Setup of run A:
## APB_top
module APB_top(input PCLK,
               input PRESETn,
               input Transfer,
               input Wr_Rd,
               input [4:0] Address,
               input [31:0] write_data,
               output [31:0] read_data);
Size: about 2300 cells after synthesis, ~1100 flip-flops, about 42000 µm² of cells after synthesis.
make LEC_CHECK=0 CAP_MARGIN=20 CELL_PAD_IN_SITES_DETAIL_PLACEMENT=0 CORE_ASPECT_RATIO=1.03 CORE_MARGIN=2 CORE_UTILIZATION=40 CTS_CLUSTER_SIZE=57 GPL_ROUTABILITY_DRIVEN=0 MAX_ROUTING_LAYER=met4 MIN_ROUTING_LAYER=met2 SLEW_MARGIN=20 TNS_END_PERCENT=80 finish   # period 3.13 ns
run.sh (not shown) runs the stock make flow with config.mk's settings and CLKGATE_MAP_FILE=.
[run A] flow finished | final checks: failed | reasons: design-rule violations
Relative to run A, the following input files were edited for run B:
- removing TNS_END_PERCENT (formerly 80)
- removing GPL_ROUTABILITY_DRIVEN (formerly 0)
- removing CORE_ASPECT_RATIO (formerly 1.03)
- changing CORE_UTILIZATION from 40 to 72
- removing MAX_ROUTING_LAYER (formerly met4)
- changing CTS_CLUSTER_SIZE from 57 to 15
- removing CELL_PAD_IN_SITES_DETAIL_PLACEMENT (formerly 0)
- removing MIN_ROUTING_LAYER (formerly met2)
- changing the clock period (ns, I/O delays scaled along) from 3.13 to 1.89
Results
The flow ended early for run B: it failed with a tool error in 5_1_grt. Comparing run B and run A, die area is higher on run A. The total number of H-tree levels on run A is in line with that on run B. Run B vs. run A: cell count after placement fell 530; vertical die dimension went down by 87 µm; total placed instance area saw little to no change; total cell area reported by yosys after synthesis stayed essentially flat.
--- input diff run B..run C ---
- setting PLACE_DENSITY to 0.6 for the first time
- changing CTS_CLUSTER_SIZE from 15 to 37
- changing CORE_UTILIZATION from 72 to 67
- changing the clock period (ns, I/O delays scaled along) from 1.89 to 2.19
[summary]
Although run C finished all stages, its layout failed final checks on negative setup slack.
Run B never completed, since it errored out during 5_1_grt.
Per the comparison of run C with run B, vertical die dimension grew by 3.6%; initial core utilization shrank by 4.9 points; summed instance area of the synthesized netlist held steady.
The following lists how run D was set up differently from run C:
- CTS_CLUSTER_SIZE removed (was 37)
- SETUP_SLACK_MARGIN newly set to 0.22
- CORE_UTILIZATION changed from 67 to 40
- the clock period (ns, I/O delays scaled along) changed from 2.19 to 3.94
The final layout from run D, which completed every stage, passed the timing, DRC and antenna checks at the end of the flow.
Re clock-buffer cell count: run D is 3 up on run C.
[run D vs run C] routing usage on met2: lower in run D
Route | run D vs run C | wire shorter in run D
Number of buffers and inverters on the critical path, run D and run C, higher one = run C.

Setup of oak:
APB_top again, from the RTL that the note above started with.
// APB_top
module APB_top(input PCLK,
               input PRESETn,
               input Transfer,
               input Wr_Rd,
               input [4:0] Address,
               input [31:0] write_data,
               output [31:0] read_data);
    wire [4:0] PADDR;
    wire [31:0] PWDATA,PRDATA;
    wire PSELx,PENABLE,PWRITE,PREADY,PSLVERR;
    APB_master Design_master(Transfer,Wr_Rd,Address,write_data,read_data,PCLK,PRESETn,PREADY,PRDATA,PSLVERR,PADDR,PSELx,PENABLE,PWRITE,PWDATA);
    APB_slave Design_slave(PCLK,PRESETn,PADDR,PSELx,PENABLE,PWRITE,PWDATA,PREADY,PRDATA,PSLVERR);
endmodule
Settings: LEC_CHECK=0, ABC_AREA=1, CAP_MARGIN=20, CORE_MARGIN=2, CORE_UTILIZATION=72, CTS_CLUSTER_SIZE=72, PLACE_DENSITY=0.65, SETUP_SLACK_MARGIN=0.14, SLEW_MARGIN=20; clock period 2.19 ns.
oak: complete, dirty (setup timing)
For pine, these inputs were changed with respect to oak:
- clearing ABC_AREA, which used to be 1
- swapping 0.14 for 0.55 in SETUP_SLACK_MARGIN
- swapping 72 for 37 in CTS_CLUSTER_SIZE
--- outcome ---
- No crash in pine: every stage finished, but the layout fails its final checks due to setup timing.
- When pine is set beside oak, its switching portion of total power turns out to be 0.47 points smaller.
- Number of setup violations in the final report: pine vs oak up 3.5%
- Going from oak to pine, number of global-route vias before repair moved down, post-CTS resize count rose by 79.
Edits applied to the flow inputs when going from pine to birch:
- PLACE_DENSITY no longer set, was 0.65
- CTS_CLUSTER_SIZE now 15, was 37
- PLACE_DENSITY_LB_ADDON now 0.03, previously not set
- SETUP_SLACK_MARGIN now 0.54, was 0.55
- the clock period (ns, I/O delays scaled along) now 1.89, was 2.19
birch finished every stage; the final checks, however, were not passed, the failures being setup timing.
Buffering stage count on the worst path with inverters included is higher on pine
Final worst-path setup slack: birch vs pine down 0.98 ns
In terms of total standard cell area after synthesis, pine and birch differ only marginally.
Compared with pine, birch instantiates a larger number of standard cells.
Total non-filler cell area in the finished layout went up by a few percent going from pine to birch.
birch reports a higher global-route total usage across every layer than pine does.
Register-to-register slack (lower): birch
[compare] base=pine new=birch: final setup TNS dropped 687.52 ns, flip-flop and latch area stayed essentially flat.
The slowest cell on the critical path comes out dfxtp_2 in one run and a21oi_1 in the other, namely in pine and birch respectively.

APB_top again, from the RTL that the note above started with.
export LEC_CHECK = 0
export ABC_AREA = 1
export CAP_MARGIN = 20
export CORE_MARGIN = 2
export CORE_UTILIZATION = 70
export PLACE_DENSITY = 0.6
export SLEW_MARGIN = 20
create_clock -name core_clock -period 2.19 [get_ports {PCLK}]
The starting point finished but fails on setup timing.
Rerun with:
--- a/flow/config.mk
+++ b/flow/config.mk
@@ -6,8 +6,7 @@
 export NUM_CORES = 4
 export LEC_CHECK = 0
-export ABC_AREA = 1
 export CAP_MARGIN = 20
 export CORE_MARGIN = 2
-export CORE_UTILIZATION = 70
+export CORE_UTILIZATION = 40
 export PLACE_DENSITY = 0.6
 export SLEW_MARGIN = 20
==> flow/constraint.sdc (replaced) <==
create_clock -name core_clock -period 3.94 [get_ports {PCLK}]
set_input_delay 0.7880 -clock core_clock [delete_from_list [all_inputs] [get_ports {PCLK}]]
set_output_delay 0.7880 -clock core_clock [all_outputs]
set_load 0.01 [all_outputs]
Effect: The changed run produced a clean layout. Critical path depth fell by 9. Cell count fell by 29%. Routed wire length fell by 35%. First-iteration DRC count fell by 66%. Via count fell by 41%. Die area rose by 59%.
Rerun with:
==> flow/constraint.sdc (replaced) <==
create_clock -name core_clock -period 5.0 [get_ports {PCLK}]
set_input_delay 1.0000 -clock core_clock [delete_from_list [all_inputs] [get_ports {PCLK}]]
set_output_delay 1.0000 -clock core_clock [all_outputs]
set_load 0.01 [all_outputs]
After rerunning: The changed run went through all stages and came out clean. Sequential share of layout area rose by 0.84 points. Wire length falls by 2.1%. Synthesized cell count is unchanged. First-iteration DRC count is lower by about 5.5%. Core utilization came out lower by 0.59 points. Combinational power goes down by about 24%.
Rerun with:
--- a/flow/config.mk
+++ b/flow/config.mk
@@ -6,7 +6,8 @@
 export NUM_CORES = 4
 export LEC_CHECK = 0
+export ABC_AREA = 1
 export CAP_MARGIN = 20
 export CORE_MARGIN = 2
-export CORE_UTILIZATION = 40
+export CORE_UTILIZATION = 72
 export PLACE_DENSITY = 0.6
 export SLEW_MARGIN = 20
==> flow/constraint.sdc (replaced) <==
create_clock -name core_clock -period 0.979 [get_ports {PCLK}]
set_input_delay 0.1958 -clock core_clock [delete_from_list [all_inputs] [get_ports {PCLK}]]
set_output_delay 0.1958 -clock core_clock [all_outputs]
set_load 0.01 [all_outputs]
The changed run completed and failed the layout checks on setup timing; die size came out lower by 39%; power came out higher to 5.4 times its value; wire length grows by 38%; design area went up by 15%; hold slack got worse by 0.38 ns; count of clock-buffer cells in the layout went down by 7; via count went up by 60%; core utilization goes up by 42 points; global-route usage goes up by 25 points.
Rerun with:
--- a/flow/config.mk
+++ b/flow/config.mk
@@ -10,4 +10,5 @@
 export CORE_MARGIN = 2
 export CORE_UTILIZATION = 72
-export PLACE_DENSITY = 0.6
+export PLACE_DENSITY_LB_ADDON = 0.02
+export SETUP_SLACK_MARGIN = 0.65
 export SLEW_MARGIN = 20
==> flow/constraint.sdc (replaced) <==
create_clock -name core_clock -period 2.19 [get_ports {PCLK}]
set_input_delay 0.4380 -clock core_clock [delete_from_list [all_inputs] [get_ports {PCLK}]]
set_output_delay 0.4380 -clock core_clock [all_outputs]
set_load 0.01 [all_outputs]
=>
- The new run finished with setup timing left
- first-iteration DRC count came out higher by 66%
- non-clock buffer count came out higher by 56
- clock power came out lower by 53%
- routed wire length came out higher by 30%
Power and IR drop assume default switching activity.
